==> job 7763 <==
## Viterbi
module Viterbi(Dx, Rx, oen, rxrdy, clock, seqrdy,reset
    );
output Dx;
output oen;
output rxrdy;
input [1:0] Rx;
input seqrdy;
input reset;
input clock;
wire[3:0] A0_out;
wire[3:0] A1_out;
wire[3:0] A2_out;
wire[3:0] A3_out;
wire[3:0] A4_out;
wire[3:0] A5_out;
wire[3:0] A6_out;
wire[3:0] A7_out;
 wire [3:0] acs0_pm_out;
 wire [3:0] acs1_pm_out;
 wire [3:0] acs2_pm_out;
 wire [3:0] acs3_pm_out;
 wire [3:0] acs4_pm_out;
 wire [3:0] acs5_pm_out;   
 wire [3:0] acs6_pm_out;   
 wire [3:0] acs7_pm_out;
wire acs0_label;
wire acs1_label;
wire acs2_label;
wire acs3_label;
wire acs4_label;
wire acs5_label;
wire acs6_label;
wire acs7_label;
wire len;
wire aen;
wire [3:0] min_metric;
assign rxrdy = len;
wire [1:0] HD1;	wire [1:0] HD9;
wire [1:0] HD2;	wire [1:0] HD10;
wire [1:0] HD3;   wire [1:0] HD11;
wire [1:0] HD4;	wire [1:0] HD12;
wire [1:0] HD5;	wire [1:0] HD13;
wire [1:0] HD6;	wire [1:0] HD14;
wire [1:0] HD7;	wire [1:0] HD15;
wire [1:0] HD8;	wire [1:0] HD16;
BMU U1(.HD1(HD1), .HD2(HD2), .HD3(HD3), .HD4(HD4), .HD5(HD5), .HD6(HD6), .HD7(HD7), .HD8(HD8), .HD9(HD9), .HD10(HD10), .HD11(HD11), .HD12(HD12), .HD13(HD13), .HD14(HD14), .HD15(HD15), .HD16(HD16), .Rx(Rx), .len(len & seqrdy), .clock(clock), .reset(reset)
);
ACSU U2(.acs0_pm_out(acs0_pm_out), .acs1_pm_out(acs1_pm_out), 
              .acs2_pm_out(acs2_pm_out), .acs3_pm_out(acs3_pm_out), 
              .acs4_pm_out(acs4_pm_out), .acs5_pm_out(acs5_pm_out), 
  ...
Settings: LEC_CHECK=0, ABC_AREA=1, CAP_MARGIN=20, CORE_ASPECT_RATIO=0.5, CORE_MARGIN=2, CORE_UTILIZATION=72, CTS_CLUSTER_DIAMETER=282, CTS_CLUSTER_SIZE=98, PLACE_DENSITY=0.42, SETUP_SLACK_MARGIN=0.54, SLEW_MARGIN=20; clock period 3.51 ns.
run.sh (not shown) runs the stock make flow with config.mk's settings and CLKGATE_MAP_FILE=.
==> inputs of job 9585, as changes to job 7763 <==
Settings changed: CAP_MARGIN 20 to 30, CORE_ASPECT_RATIO 0.5 to default, CORE_UTILIZATION 72 to 68, CTS_CLUSTER_DIAMETER 282 to default, CTS_CLUSTER_SIZE 98 to 25, MAX_ROUTING_LAYER from default to met5, PLACE_DENSITY 0.42 to default, SETUP_SLACK_MARGIN 0.54 to 0.21, SLEW_MARGIN 20 to 10.
==> flow/constraint.sdc (replaced) <==
create_clock -name core_clock -period 8.85 [get_ports {clock}]
set_input_delay 1.7700 -clock core_clock [delete_from_list [all_inputs] [get_ports {clock}]]
set_output_delay 1.7700 -clock core_clock [all_outputs]
set_load 0.01 [all_outputs]
==> notes <==
In job 9585 the die area is higher than in job 7763, by about 5.4%. In area after synthesis, job 7763 and job 9585 do not differ. Job 7763 never finished: it broke off in global routing (5_1_grt), error GRT-0232. Job 9585 completed without violations. Synthesized cell count is the same in job 9585 and job 7763.
==> figures <==
quantity                                                                     job 9585                    job 7763
Fp util                                                                         68.6%                       73.5%
Clock Tree Root                                            sky130_fd_sc_hd__clkbuf_16  sky130_fd_sc_hd__clkbuf_16
Detail Placement HPWL                                                       28,600 um                   34,600 um
Placement row count                                                                56                          38
Area of the placeable core                                                23,300 um^2                 21,700 um^2
Count of yosys warnings during synthesis                                            4                           4
Area of the chip                                                          24,700 um^2                 23,500 um^2
Count of cells resized by post-cts repair                                           0                         274
Number of buffers inserted by post-CTS setup repair                                 0                          76
Cts hold-fix bufs                                                                   0                           0
Final weighted congestion in routability-driven placement                       0.900                       0.997
Vert. Die Dim                                                                  157 um                      109 um
Die width                                                                      157 um                      215 um
Placement Setup Slack                                                        0.956 ns                    -3.19 ns
FFs w/ async S/R, synth                                                          100%                        100%
Placement Cell Area                                                       16,400 um^2                 18,500 um^2
Outcome                                                                finished clean   aborted with a tool error
Stage where the flow stopped                                                        -    global routing (5_1_grt)
Cells in synth_stat.txt                                                         2,022                       2,022
Number of buffers created by CTS                                                   27                           6
Number of primary I/O pins                                                          8                           8
Placed Cells                                                                    2,307                       2,539

---

==> build 11: inputs <==
Viterbi again, from the RTL that the note above started with.
make LEC_CHECK=0 ABC_AREA=1 CAP_MARGIN=20 CORE_ASPECT_RATIO=0.99 CORE_MARGIN=2 CORE_UTILIZATION=72 CTS_CLUSTER_DIAMETER=72 CTS_CLUSTER_SIZE=15 MAX_ROUTING_LAYER=met4 PLACE_DENSITY_LB_ADDON=0.2 SLEW_MARGIN=40 finish   # period 7.09 ns
==> build 57 (differences from build 11) <==
==> flow/config.mk (replaced) <==
export PLATFORM = sky130hd
export DESIGN_NAME = Viterbi
export DESIGN_NICKNAME = Viterbi
export VERILOG_FILES = /design/flow/design.v
export SDC_FILE = /design/flow/constraint.sdc
export NUM_CORES = 4
export LEC_CHECK = 0
export CAP_MARGIN = 20
export CORE_MARGIN = 2
export CORE_UTILIZATION = 46
export SLEW_MARGIN = 20
export TNS_END_PERCENT = 5
==> flow/constraint.sdc (replaced) <==
create_clock -name core_clock -period 4.42 [get_ports {clock}]
set_input_delay 0.8840 -clock core_clock [delete_from_list [all_inputs] [get_ports {clock}]]
set_output_delay 0.8840 -clock core_clock [all_outputs]
set_load 0.01 [all_outputs]
==> trial 52 (differences from build 11) <==
--- a/flow/config.mk
+++ b/flow/config.mk
@@ -10,8 +10,7 @@
 export CORE_ASPECT_RATIO = 0.99
 export CORE_MARGIN = 2
-export CORE_UTILIZATION = 72
-export CTS_CLUSTER_DIAMETER = 72
-export CTS_CLUSTER_SIZE = 15
+export CORE_UTILIZATION = 71
+export CTS_CLUSTER_DIAMETER = 322
+export CTS_CLUSTER_SIZE = 34
 export MAX_ROUTING_LAYER = met4
-export PLACE_DENSITY_LB_ADDON = 0.2
-export SLEW_MARGIN = 40
+export SLEW_MARGIN = 10
==> flow/constraint.sdc (replaced) <==
create_clock -name core_clock -period 6.09 [get_ports {clock}]
set_input_delay 1.2180 -clock core_clock [delete_from_list [all_inputs] [get_ports {clock}]]
set_output_delay 1.2180 -clock core_clock [all_outputs]
set_load 0.01 [all_outputs]
==> build 69 (differences from build 11) <==
==> flow/config.mk (replaced) <==
export PLATFORM = sky130hd
export DESIGN_NAME = Viterbi
export DESIGN_NICKNAME = Viterbi
export VERILOG_FILES = /design/flow/design.v
export SDC_FILE = /design/flow/constraint.sdc
export NUM_CORES = 4
export LEC_CHECK = 0
export ABC_AREA = 1
export CAP_MARGIN = 20
export CORE_MARGIN = 2
export CORE_UTILIZATION = 70
export PLACE_DENSITY_LB_ADDON = 0.27
export SLEW_MARGIN = 20
==> flow/constraint.sdc (replaced) <==
create_clock -name core_clock -period 7.79 [get_ports {clock}]
set_input_delay 1.5580 -clock core_clock [delete_from_list [all_inputs] [get_ports {clock}]]
set_output_delay 1.5580 -clock core_clock [all_outputs]
set_load 0.01 [all_outputs]
==> insert_results.sql <==
-- flow metrics import
INSERT INTO impl_metrics (metric_group, metric, value, unit) VALUES
('outcome', 'status', 'complete, but fails checks', ''),
('outcome', 'layout.failed_checks', 'setup timing', ''),
('timing', 'report.final.setup_viol', '67', ''),
('cells_and_area', 'buffer_count_excluding_the_clock_tree_in_the_final_layout', '383', ''),
('drt', 'vias_per_cell', '5.58', ''),
('setup_path', 'critical_path.reg2reg.endpoint', 'U2.DUT3.suma[3]', ''),
('timing', 'postLayoutSetupSlackWorst', '-3.41', 'ns');
[end of results for build 57]
==> insert_results.sql <==
-- flow metrics import
INSERT INTO impl_metrics (metric_group, metric, value, unit) VALUES
('logic_synthesis', 'synth.largest_area_cell', 'sky130_fd_sc_hd__dfrtp_1', ''),
('clocking', 'cts_post_setup_buffers_inserted', '35', ''),
('logic_synthesis', 'synth-main-ff-cell', 'sky130_fd_sc_hd__dfrtp_1', ''),
('logic_synthesis', 'ys_sh_adder', '12.3', '%'),
('outcome', 'status', 'stopped before the end', ''),
('logic_synthesis', 'yosysSeqAreaShare', '38.6', '%'),
('logic_synthesis', 'edf_count', '0', ''),
('outcome', 'stop_stage', '5_1_grt', ''),
('placement', 'gp_routability_congestion', '0.956', ''),
('logic_synthesis', 'ys_top_cells_by_area', 'sky130_fd_sc_hd__dfrtp_1 (34%), sky130_fd_sc_hd__nand2_1 (12%), sky130_fd_sc_hd__ha_1 (9.2%), sky130_fd_sc_hd__inv_1 (7.0%), sky130_fd_sc_hd__o21ai_0 (7.0%)', '');
[end of results for trial 52]
==> insert_results.sql <==
-- flow metrics import
INSERT INTO impl_metrics (metric_group, metric, value, unit) VALUES
('outcome', 'status', 'complete, but fails checks', ''),
('outcome', 'layout.failed_checks', 'setup timing', ''),
('timing', 'holdWs', '0.464', 'ns'),
('cells_and_area', 'buffer_count_excluding_the_clock_tree_in_the_final_layout', '80', ''),
('drt', 'drt.antenna.violating_nets', '0', ''),
('timing', 'report.final.setup_viol', '18', ''),
('timing', 'fin_clk_skew', '0.0155', 'ns'),
('timing', 'postLayoutSetupSlackWorst', '-0.0842', 'ns'),
('setup_path', 'critical_path.reg2reg.endpoint', 'U2.DUT2.sumb[2]', ''),
('drt', 'vias_per_cell', '6.07', '');
[end of results for build 11]
==> insert_results.sql <==
-- flow metrics import
INSERT INTO impl_metrics (metric_group, metric, value, unit) VALUES
('outcome', 'status', 'timing/DRC/antenna clean', ''),
('drt', 'vias_per_cell', '5.88', ''),
('timing', 'postLayoutSetupSlackWorst', '0.350', 'ns'),
('logic_synthesis', 'common_cells', 'sky130_fd_sc_hd__nand2_1 (509), sky130_fd_sc_hd__inv_1 (297), sky130_fd_sc_hd__o21ai_0 (222), sky130_fd_sc_hd__dfrtp_1 (216), sky130_fd_sc_hd__ha_1 (118)', ''),
('cells_and_area', 'multiInputCombCellCount', '1406', ''),
('cells_and_area', 'mi_logic_area', '8440', 'µm²'),
('setup_path', 'critical_path.reg2reg.endpoint', 'U2.DUT6.suma[2]', ''),
('drt', 'num_vias', '13675', ''),
('timing', 'report.final.setup_viol', '0', '');
[end of results for build 69]
